== run 1 ==
==> flow/design.v <==
`timescale 1ns / 1ps
module pid_controller(
    input  logic        clk,
    input  logic        rst_n,
    input  logic [15:0] setpoint,
    input  logic [15:0] feedback,
    input  logic [15:0] Kp,
    input  logic [15:0] Ki,
    input  logic [15:0] Kd,
    input  logic [15:0] clk_prescaler,
    output logic [15:0] control_signal
);
    logic signed [16:0]  error_s;         
    logic signed [16:0]  prev_error_s;
    logic signed [31:0]  integral_s;      
    logic signed [31:0]  derivative_s;
    logic [15:0] clk_divider;
    logic        sampling_flag;
    logic signed [31:0] kp_mul, ki_mul;
    logic signed [31:0] kd_mul;
    logic signed [31:0] control_calc;
    always_ff @(posedge clk or negedge rst_n) begin
        if (!rst_n) begin
            clk_divider    <= 16'h0000;
            sampling_flag  <= 1'b0;
        end else if (clk_divider == clk_prescaler) begin
            clk_divider    <= 16'h0000;
            sampling_flag  <= 1'b1;
        end else begin
            clk_divider    <= clk_divider + 16'd1;
            sampling_flag  <= 1'b0;
        end
    end
    always_comb begin
        error_s = $signed({1'b0, setpoint}) - $signed({1'b0, feedback});
        kp_mul = $signed({1'b0, Kp}) * error_s;
        ki_mul = $signed({1'b0, Ki}) * error_s;
        kd_mul = $signed({1'b0, Kd}) * (error_s - prev_error_s);
        control_calc = kp_mul + integral_s + kd_mul;
    end
    always_ff @(posedge clk or negedge rst_n) begin
        if (!rst_n) begin
            prev_error_s   <= '0;
            integral_s     <= '0;
            derivative_s   <= '0;
            control_signal <= 16'h0000;
        end else if (sampling_flag) begin
            integral_s   <= integral_s + ki_mul;
            derivative_s <= kd_mul;
            control_signal <= control_calc[15:0];
            prev_error_s <= error_s;
        end
    end
endmodule
`timescale 1ns/1ps
module top (
  input  logic        clk,
  input  logic        rst_n,
  input  logic [15:0] setpoint,
  input  logic [15:0] feedback,
  input  logic [15:0] Kp,
  input  logic [15:0] Ki,
  input  logic [15:0] Kd,
  input  logic [15:0] clk_prescaler,
  output logic [15:0] control_signal
);
  pid_controller u_dut (
    .clk(clk),
    .rst_n(rst_n),
    .setpoint(setpoint),
    .feedback(feedback),
    .Kp(Kp),
    .Ki(Ki),
    .Kd(Kd),
    .clk_prescaler(clk_prescaler),
    .control_signal(control_signal)
  );
endmodule
make LEC_CHECK=0 CAP_MARGIN=10 CORE_MARGIN=2 CORE_UTILIZATION=40 CTS_CLUSTER_SIZE=82 SLEW_MARGIN=20 finish   # period 13.6 ns
run.sh (not shown) runs the stock make flow with config.mk's settings and CLKGATE_MAP_FILE=.
Input-level comparison between run 2 and run 1:
- changing CAP_MARGIN from 10 to 15
- setting SETUP_SLACK_MARGIN to -0.5 for the first time
- changing CTS_CLUSTER_SIZE from 82 to 21
- changing CORE_UTILIZATION from 40 to 68
- changing the clock period (ns, I/O delays scaled along) from 13.6 to 5.3
## What came out
Run 2 ran in full, but the layout does not pass; the checks complain about negative setup slack.
In the metrics for run 1 and run 2, the one carrying the lower area of combinational cells with multiple inputs is run 1.
Overall fraction of global-route tracks in use: run 2 vs run 1 up 20 points
Of run 1 and run 2, the lower number of vias after detailed routing belongs to run 1.
Input changes introduced in run 3 (baseline for comparison: run 2):
- CORE_UTILIZATION: 68 -> 59
- CAP_MARGIN: 15 -> 20
- CTS_CLUSTER_SIZE: 21 -> unset
- SETUP_SLACK_MARGIN: -0.5 -> 2.3
- the clock period (ns, I/O delays scaled along): 5.3 -> 9.09
==> comparison <==
Run 3 finished every stage; the final checks, however, were not passed, the failures being negative setup slack.
Completing all stages was not enough for run 2: its layout failed the final checks because of negative setup slack.
When the final numbers for run 3 and run 2 were put side by side, the fraction of standard cell area in multi-input logic turned out to be greater in run 3.
Run 3 vs run 2 — via count dropped by more than 10%
From run 2 to run 3 the numbers moved as follows: number of instances in the placed design lost 0.49%, core region area picked up an extra about 17%, final weighted congestion in routability-driven placement lost about 2.2%.
Input changes introduced in run 4 (baseline for comparison: run 3):
- a change of SETUP_SLACK_MARGIN from 2.3 to 1.45
- an added CTS_CLUSTER_SIZE of 21
- a change of CORE_UTILIZATION from 59 to 68
- a change of the clock period (ns, I/O delays scaled along) from 9.09 to 8.22
## What came out
Nothing crashed in run 4 and all stages finished; the problem is that the final layout failed, the offending checks being negative setup slack.
Width of the die, run 4 vs run 3: down by a few percent
Run 4: number of clock-tree buffers in the layout 1 above run 3
Of run 4 and run 3, the run reporting the higher sum of routed wire length over all layers was run 4.
The length of routed wiring on met1 in run 4 sits 11% above the value recorded for run 3.
Input changes introduced in run 5 (baseline for comparison: run 4):
- CORE_UTILIZATION: 68 -> 61
- SETUP_SLACK_MARGIN: 1.45 -> unset
- CTS_CLUSTER_SIZE: 21 -> 100
- the clock period (ns, I/O delays scaled along): 8.22 -> 13.6
## What came out
In summary, run 5 completed successfully, with a layout that passed the timing, DRC and antenna checks.
Although run 4 finished all stages, its layout failed final checks on negative setup slack.
Run 5 has hold slack below what run 4 had.
For run 4, the highest metal layer used by the detailed router was met5, unlike run 5, where it was met4.
Run 5 vs. run 4: number of non-clock buffers in the layout saw a decrease; worst setup slack shows an increase of 3.48 ns.
Taking run 4 as the reference, in run 5 routed wire length went down, full die area moved up.
In the metrics for run 5 and run 4, the one carrying the higher arrival time at the worst endpoint is run 5.
> inputs changed (run 5 -> run 6)
- clearing CTS_CLUSTER_SIZE, which used to be 100
- swapping 61 for 59 in CORE_UTILIZATION
- swapping 13.6 for 12.2 in the clock period (ns, I/O delays scaled along)
Status | run 5 and run 6 | clean
Compared with run 5, run 6 ends up with a larger final cell area.
Delay contributed by the slowest stage of the critical path | run 6 below run 5
Run 6 ends up with a final cell count that is 2.7% higher than in run 5.
Run 6 -> run 5: maximum number of buffers from clock root to sink flat
[run 6] wire length of the first global-routing pass rose 4.8% relative to run 5
Run 6 gives less weighted congestion reported at the end of routability-driven placement than run 5 did.

// top: RTL as listed in full above, without the edits since
export LEC_CHECK = 0
export ABC_AREA = 0
export CAP_MARGIN = 20
export CELL_PAD_IN_SITES_GLOBAL_PLACEMENT = 2
export CORE_MARGIN = 2
export CORE_UTILIZATION = 40
export CTS_CLUSTER_DIAMETER = 340
export CTS_CLUSTER_SIZE = 16
export PLACE_DENSITY = 0.42
export SETUP_SLACK_MARGIN = -0.51
export SLEW_MARGIN = 20
export TNS_END_PERCENT = 15
create_clock -name core_clock -period 12.5 [get_ports {clk}]
Edit:
ABC_AREA = 1   (was 0)
CELL_PAD_IN_SITES_GLOBAL_PLACEMENT = 1   (was 2)
CORE_ASPECT_RATIO = 0.5   (was not set)
CTS_CLUSTER_DIAMETER = 329   (was 340)
CTS_CLUSTER_SIZE = 100   (was 16)
GPL_ROUTABILITY_DRIVEN = 0   (was not set)
PLACE_DENSITY = 0.78   (was 0.42)
SETUP_SLACK_MARGIN = not set   (was -0.51)
SLEW_MARGIN = 30   (was 20)
TNS_END_PERCENT = 10   (was 15)
Via count goes up by about a fifth.
Fmax goes up by a little under a tenth.
Clock skew drops by 12 ps.
Flip-flop count is unchanged.
Edit:
CELL_PAD_IN_SITES_GLOBAL_PLACEMENT = 3   (was 1)
SETUP_SLACK_MARGIN = -1.24   (was not set)
SLEW_MARGIN = 0   (was 30)
Outcome: Worst setup slack is better by 280 ps. Wire length goes up by roughly a tenth. Cell area goes up slightly.
Edit:
CAP_MARGIN = 40   (was 20)
CELL_PAD_IN_SITES_GLOBAL_PLACEMENT = not set   (was 3)
CORE_ASPECT_RATIO = 1.57   (was 0.5)
CORE_MARGIN = 6   (was 2)
CTS_CLUSTER_DIAMETER = 177   (was 329)
CTS_CLUSTER_SIZE = 26   (was 100)
GPL_TIMING_DRIVEN = 0   (was not set)
PLACE_DENSITY = not set   (was 0.78)
PLACE_DENSITY_LB_ADDON = 0.15   (was not set)
SETUP_SLACK_MARGIN = not set   (was -1.24)
TNS_END_PERCENT = 45   (was 10)
What happened:
- global-route usage went down by 3.3 points
- register-to-register slack degrades by 350 ps
- cell area hardly moves
Edit:
CAP_MARGIN = 20   (was 40)
CELL_PAD_IN_SITES_GLOBAL_PLACEMENT = 2   (was not set)
CORE_ASPECT_RATIO = not set   (was 1.57)
CORE_MARGIN = 2   (was 6)
CTS_CLUSTER_DIAMETER = 340   (was 177)
CTS_CLUSTER_SIZE = 100   (was 26)
GPL_ROUTABILITY_DRIVEN = not set   (was 0)
GPL_TIMING_DRIVEN = not set   (was 0)
PLACE_DENSITY_LB_ADDON = 0.3   (was 0.15)
SETUP_SLACK_MARGIN = -0.51   (was not set)
SLEW_MARGIN = 20   (was 0)
TNS_END_PERCENT = 25   (was 45)
Sequential cell count is unchanged.
Worst hold slack stays flat.
Routed wire length shrinks slightly.
Synthesized area is unchanged.
First-iteration DRC count is higher by a little under a tenth.
Maximum frequency goes up by a few percent.
Final cell count is lower slightly.
Edit:
ABC_AREA = not set   (was 1)
CELL_PAD_IN_SITES_GLOBAL_PLACEMENT = not set   (was 2)
CTS_CLUSTER_DIAMETER = not set   (was 340)
CTS_CLUSTER_SIZE = not set   (was 100)
PLACE_DENSITY_LB_ADDON = not set   (was 0.3)
SETUP_SLACK_MARGIN = not set   (was -0.51)
TNS_END_PERCENT = not set   (was 25)
clock period = 8.22 ns   (was 12.5 ns; I/O delays follow)
What happened: Now the flow reached the layout checks and failed them: setup timing; utilization grows by 5.9 points; via count shrinks by 14%; non-clock buffer count grows by 212; sequential cell count stays the same; die area decreases by about 5.6%; count of clock-buffer cells in the layout does not change; hold slack improved by 26 ps; worst setup slack got worse by 3400 ps; design area grows by about 7%; first-iteration DRC count shrinks by 24%.

## JK
RTL: the design.v shown in full above, as it stands there.
Settings: LEC_CHECK=0, ABC_AREA=0, CAP_MARGIN=20, CORE_MARGIN=2, CORE_UTILIZATION=70, CTS_CLUSTER_DIAMETER=354, CTS_CLUSTER_SIZE=15, SETUP_SLACK_MARGIN=1.42, SLEW_MARGIN=20; clock period 5.33 ns.
JK is listed as incomplete: the tool reported an error in global routing (5_1_grt) and the run ended there.
Edits applied to the flow inputs when going from JK to MS:
- CTS_CLUSTER_SIZE changed from 15 to 22
- SETUP_SLACK_MARGIN changed from 1.42 to -0.6
- ABC_AREA removed (was 0)
- CTS_CLUSTER_DIAMETER removed (was 354)
- the clock period (ns, I/O delays scaled along) changed from 5.33 to 9.96
Results
Layout checks on MS: not met. Flow itself completed; violations: setup timing.
Compound-cell area share of the yosys netlist: MS vs JK identical
Maximum level of the CTS H-tree: JK vs MS identical
Per the comparison of MS with JK, number of instances in the placed design shows a reduction of about 4.3%; cell area after placement shows a reduction of 4.9%; final HPWL from detailed placement shows a reduction of about 8%.
Reported for MS and JK, number of top-level pins turned out identical to the last digit.
As far as quantity of hold-fixing buffers added after cts goes, MS and JK are indistinguishable; the numbers are identical.
NOTE: number of post-CTS setup repair buffers in MS falls short of that of JK
Min worst slack after detailed placement across MS and JK: JK
Compared with JK, MS shows a post-cts sizing count that is about 65% lower.
In the reports for MS and JK, the smaller last weighted congestion value of the routability-driven placer belongs to MS.
## Diff of input files: AL against MS
- a change of CORE_UTILIZATION from 70 to 40
- a deleted SETUP_SLACK_MARGIN that had been -0.6
- a deleted CTS_CLUSTER_SIZE that had been 22
- a change of the clock period (ns, I/O delays scaled along) from 9.96 to 12.5
Results
- Going from MS to AL, met3 wire length shrank by more than a quarter.
- Comparing AL and MS, the lower biggest fanout along the worst timing path was measured on MS.
- On hold slack, AL and MS are basically level.
- Of MS and AL, only AL finishes the flow clean.
- No crash in MS: every stage finished, but the layout fails its final checks due to setup timing.
- MS leaves less setup margin than AL.
- AL has aggregate global-route resource usage below what MS had.
- Compared with MS, count of plain and timing-repair buffers in the layout in AL decreased by more than 10%.
- Against MS, AL comes in 3.4% lower on wire length on met2.
- AL vs MS: area of the die up in AL
- Re summed negative setup slack over all endpoints: AL and MS aren't equal, and the higher value belongs to AL.
diff inputs: AL => TR
- a change of CORE_MARGIN from 2 to 6
- an added CORE_ASPECT_RATIO of 1.57
- an added ABC_AREA of 1
- an added PLACE_DENSITY_LB_ADDON of 0.15
- an added GPL_ROUTABILITY_DRIVEN of 0
- an added TNS_END_PERCENT of 80
[summary]
- TR closes out successfully: all stages finished, all timing, DRC and antenna checks passed.
- TR — buffer count from post-CTS setup fixing 3 lower, AL as reference
- TR vs. AL: total number of cells along the worst setup path increased 4; post-synthesis net count up 23%.
#### Input delta (PW over TR)
- SLEW_MARGIN changed from 20 to 0
- CORE_ASPECT_RATIO changed from 1.57 to 0.5
- GPL_ROUTABILITY_DRIVEN removed (was 0)
- PLACE_DENSITY newly set to 0.78
- PLACE_DENSITY_LB_ADDON removed (was 0.15)
- CTS_CLUSTER_DIAMETER newly set to 329
- TNS_END_PERCENT changed from 80 to 10
- CORE_MARGIN changed from 6 to 2
- SETUP_SLACK_MARGIN newly set to -1.24
- CTS_CLUSTER_SIZE newly set to 100
- CELL_PAD_IN_SITES_GLOBAL_PLACEMENT newly set to 1
Findings:
PW — largest net degree at the start of global routing 3 higher, TR as reference
PW -> TR: final core utilization flat
In the tables for TR and PW, buffering stage count on the worst path with inverters included reads higher with PW.
In the reports for TR and PW, the larger met2 routed wirelength belongs to TR.
Headroom to the max-slew limit delta for PW relative to TR: 2.6 points higher

RTL: the design.v shown in full above, as it stands there.
clock: 10.2 ns
lec_check: 0
cap_margin: 20
core_margin: 2
core_utilization: 72
cts_cluster_diameter: 335
cts_cluster_size: 88
max_routing_layer: met4
place_density_lb_addon: 0.03
setup_slack_margin: 1.36
slew_margin: 20
tns_end_percent: 5
The first run finished with setup timing left.
Change:
--- a/flow/config.mk
+++ b/flow/config.mk
@@ -11,5 +11,2 @@
-export CTS_CLUSTER_DIAMETER = 335
-export CTS_CLUSTER_SIZE = 88
-export MAX_ROUTING_LAYER = met4
-export PLACE_DENSITY_LB_ADDON = 0.03
-export SETUP_SLACK_MARGIN = 1.36
+export CTS_CLUSTER_DIAMETER = 90
+export PLACE_DENSITY_LB_ADDON = 0.27
==> flow/constraint.sdc (replaced) <==
create_clock -name core_clock -period 9.91 [get_ports {clk}]
set_input_delay 1.9820 -clock core_clock [delete_from_list [all_inputs] [get_ports {clk}]]
set_output_delay 1.9820 -clock core_clock [all_outputs]
set_load 0.01 [all_outputs]
Outcome: The new run completed, yet does not pass: setup timing. Register-to-register slack degrades by 0.25 ns. Core utilization came out higher by 0.64 points. First-iteration DRC count came out higher by 62%. Global-route usage came out higher by 2.4 points. Final cell count hardly moves.
Change:
--- a/flow/config.mk
+++ b/flow/config.mk
@@ -11,2 +11,2 @@
-export CTS_CLUSTER_DIAMETER = 90
-export PLACE_DENSITY_LB_ADDON = 0.27
+export PLACE_DENSITY_LB_ADDON = 0.03
+export SETUP_SLACK_MARGIN = 2.3
==> flow/constraint.sdc (replaced) <==
create_clock -name core_clock -period 7.74 [get_ports {clk}]
set_input_delay 1.5480 -clock core_clock [delete_from_list [all_inputs] [get_ports {clk}]]
set_output_delay 1.5480 -clock core_clock [all_outputs]
set_load 0.01 [all_outputs]
=>
- The new run finished but fails on setup timing
- non-clock buffer count grows by 65
- via count shrinks by 0.34%
- wire length shrinks by 1.0%
- worst setup slack gets worse by 2.0 ns
- final area grows by 3.3%
- area after synthesis does not change
- synthesized cell count does not change
Change:
--- a/flow/config.mk
+++ b/flow/config.mk
@@ -11 +11 @@
-export PLACE_DENSITY_LB_ADDON = 0.03
+export PLACE_DENSITY_LB_ADDON = 0.25
@@ -14 +13,0 @@
-export TNS_END_PERCENT = 5
==> flow/constraint.sdc (replaced) <==
create_clock -name core_clock -period 12.6 [get_ports {clk}]
set_input_delay 2.5200 -clock core_clock [delete_from_list [all_inputs] [get_ports {clk}]]
set_output_delay 2.5200 -clock core_clock [all_outputs]
set_load 0.01 [all_outputs]
Result: The new run completed without violations. Critical path depth grows by 2. Design area came out lower by 5.6%. Global-route usage drops by 1.1 points. Routed wire length falls by 7.5%.
